## Wienerfilter
module Wienerfilter#(
    parameter WIDTH    = 16,
    parameter COL_NUM  = 128, 
    parameter ROW_NUM  = 2,
    localparam ADDR_DEP  =  COL_NUM * ROW_NUM,
    localparam ADDR_WID  =  $clog2(ADDR_DEP) + 'd1,
    localparam Serial_COL  =  $clog2(COL_NUM) + 'd1,
    localparam Serial_ROW  =  $clog2(ROW_NUM) + 'd1
)
(
input clk,
input rst,
input start,
input [ADDR_WID-1:0]wr_addr,
input ram_wr_en,
input [WIDTH-1:0]ram_data_in,
input  wire[7:0]rd_wiener,
input [1:0]rd_bank,
input      rd_para,
input [Serial_COL-1:0]wr_data_addr,
input ram_wr_data_en,
input [WIDTH-1:0]ram_data_wr_in,
output [WIDTH*2-1:0]DSP_ADD_DATA_o,
output reg[WIDTH*4-1:0]Wiener_data,
output reg Wiener_data_v,
output finish_cal_o,
output wire [WIDTH/2-1:0]ram_data_out_o,
output data_wr_v_o
) ;
localparam INIT      = 0,
           START     = 1, 
           READ_DATA = 2,
           WAIT_READ = 3,
           MULT_CAL  = 4,
           WAIT_CAL  = 5,
           ADD_CAL   = 6,
           DET       = 7, 
           FINISH    = 8;
reg [6:0]STATE;
reg [Serial_COL - 1:0 ]COL_cnt;
reg [Serial_ROW - 1:0 ]ROW_cnt;
reg [ADDR_WID-1:0]rd_ad_para;
reg [ADDR_WID-1:0]rd_addr;
always@(*) begin 
  rd_ad_para = rd_para? {rd_bank,rd_wiener[5:0]}:rd_addr;
end
wire [WIDTH/2-1:0]ram_data_out;
assign ram_data_out_o=ram_data_out;
wire [WIDTH-1:0]ram_data_data_out;
pmi_ram_dp
#(
  .pmi_wr_addr_depth    (ADDR_DEP ),  
  .pmi_wr_addr_width    (ADDR_WID ),  
  .pmi_wr_data_width    (WIDTH/2 ),  
  .pmi_rd_addr_depth    (ADDR_DEP ),  
  .pmi_rd_addr_width    (ADDR_WID ),  
  .pmi_rd_data_width    (WIDTH/2 ),  
  .pmi_regmode          ( "reg" ),  
  .pmi_resetmode        ("async" ),  
  .pmi_family           ("common" )   
) pmi_ram_dp_inst (
  .Data      (ram_data_in ),   
  .WrAddress (wr_addr ),   
  .RdAddress (rd_ad_para), 
  .WrClock   (clk   ),   
  .RdClock   (clk   ),   
  .WrClockEn (1 ),   
  .RdClockEn (1 ),   
  .WE        (ram_wr_en), 
  .Reset     (rst),   
  .Q         (ram_data_out )    
);
For scale: roughly 7500 cells after synthesis, ~170 I/O pins.
Settings: LEC_CHECK=0, CAP_MARGIN=15, CORE_MARGIN=2, CORE_UTILIZATION=72, CTS_CLUSTER_SIZE=38, SLEW_MARGIN=20; clock period 4.35 ns.
run.sh (not shown) runs the stock make flow with config.mk's settings and CLKGATE_MAP_FILE=.
The first run reached the layout checks and failed them: setup timing.
Edit:
--- a/flow/config.mk
+++ b/flow/config.mk
@@ -7,6 +7,5 @@
 export LEC_CHECK = 0
-export CAP_MARGIN = 15
+export CAP_MARGIN = 20
 export CORE_MARGIN = 2
-export CORE_UTILIZATION = 72
-export CTS_CLUSTER_SIZE = 38
+export CORE_UTILIZATION = 51
 export SLEW_MARGIN = 20
==> flow/constraint.sdc (replaced) <==
create_clock -name core_clock -period 3.17 [get_ports {clk}]
set_input_delay 0.6340 -clock core_clock [delete_from_list [all_inputs] [get_ports {clk}]]
set_output_delay 0.6340 -clock core_clock [all_outputs]
set_load 0.01 [all_outputs]
Result: The new run produced a layout that fails on setup timing; die size goes up by well over a third; routed wire length went down by about a fifth; first-iteration DRC count falls by well over a third; cell count came out higher by roughly a tenth; power rose by well over a third; setup slack degrades by 1.2 ns; synthesized cell count does not change; cell area grows by a few percent.
Edit:
--- a/flow/config.mk
+++ b/flow/config.mk
@@ -7,5 +7,9 @@
 export LEC_CHECK = 0
-export CAP_MARGIN = 20
+export CAP_MARGIN = 10
 export CORE_MARGIN = 2
-export CORE_UTILIZATION = 51
+export CORE_UTILIZATION = 72
+export CTS_CLUSTER_DIAMETER = 71
+export CTS_CLUSTER_SIZE = 15
+export HOLD_SLACK_MARGIN = 0.29
+export SETUP_SLACK_MARGIN = 0.98
 export SLEW_MARGIN = 20
==> flow/constraint.sdc (replaced) <==
create_clock -name core_clock -period 3.79 [get_ports {clk}]
set_input_delay 0.7580 -clock core_clock [delete_from_list [all_inputs] [get_ports {clk}]]
set_output_delay 0.7580 -clock core_clock [all_outputs]
set_load 0.01 [all_outputs]
The new run finished with setup timing left. Global-route usage increases by 19 points. First-iteration DRC count rose by 98%. Total power fell by 24%. Combinational power falls by 16%. Clock power came out lower by 35%. Setup slack gains 0.68 ns. Synthesized cell count stays the same. Die area goes down by 29%. Sequential cell count is unchanged. Clock skew came out higher by 0.035 ns.
Edit:
==> flow/config.mk (replaced) <==
export PLATFORM = sky130hd
export DESIGN_NAME = Wienerfilter
export DESIGN_NICKNAME = Wienerfilter
export VERILOG_FILES = /design/flow/design.v
export SDC_FILE = /design/flow/constraint.sdc
export NUM_CORES = 4
export LEC_CHECK = 0
export ABC_AREA = 1
export CAP_MARGIN = 0
export CORE_MARGIN = 2
export CORE_UTILIZATION = 72
export CTS_CLUSTER_DIAMETER = 171
export CTS_CLUSTER_SIZE = 16
export PLACE_DENSITY = 0.4
export SLEW_MARGIN = 20
==> flow/constraint.sdc (replaced) <==
create_clock -name core_clock -period 2.9 [get_ports {clk}]
set_input_delay 0.5800 -clock core_clock [delete_from_list [all_inputs] [get_ports {clk}]]
set_output_delay 0.5800 -clock core_clock [all_outputs]
set_load 0.01 [all_outputs]
Outcome: The changed run finished but failed the layout checks on setup timing; utilization decreases by 0.82 points; flip-flop count does not change; hold slack loses 0.24 ns; routed wire length decreases by 5.9%; clock-buffer cell count increases by 18; cell area increases by 3.3%.
Power is estimated from default activity; no workload was simulated.
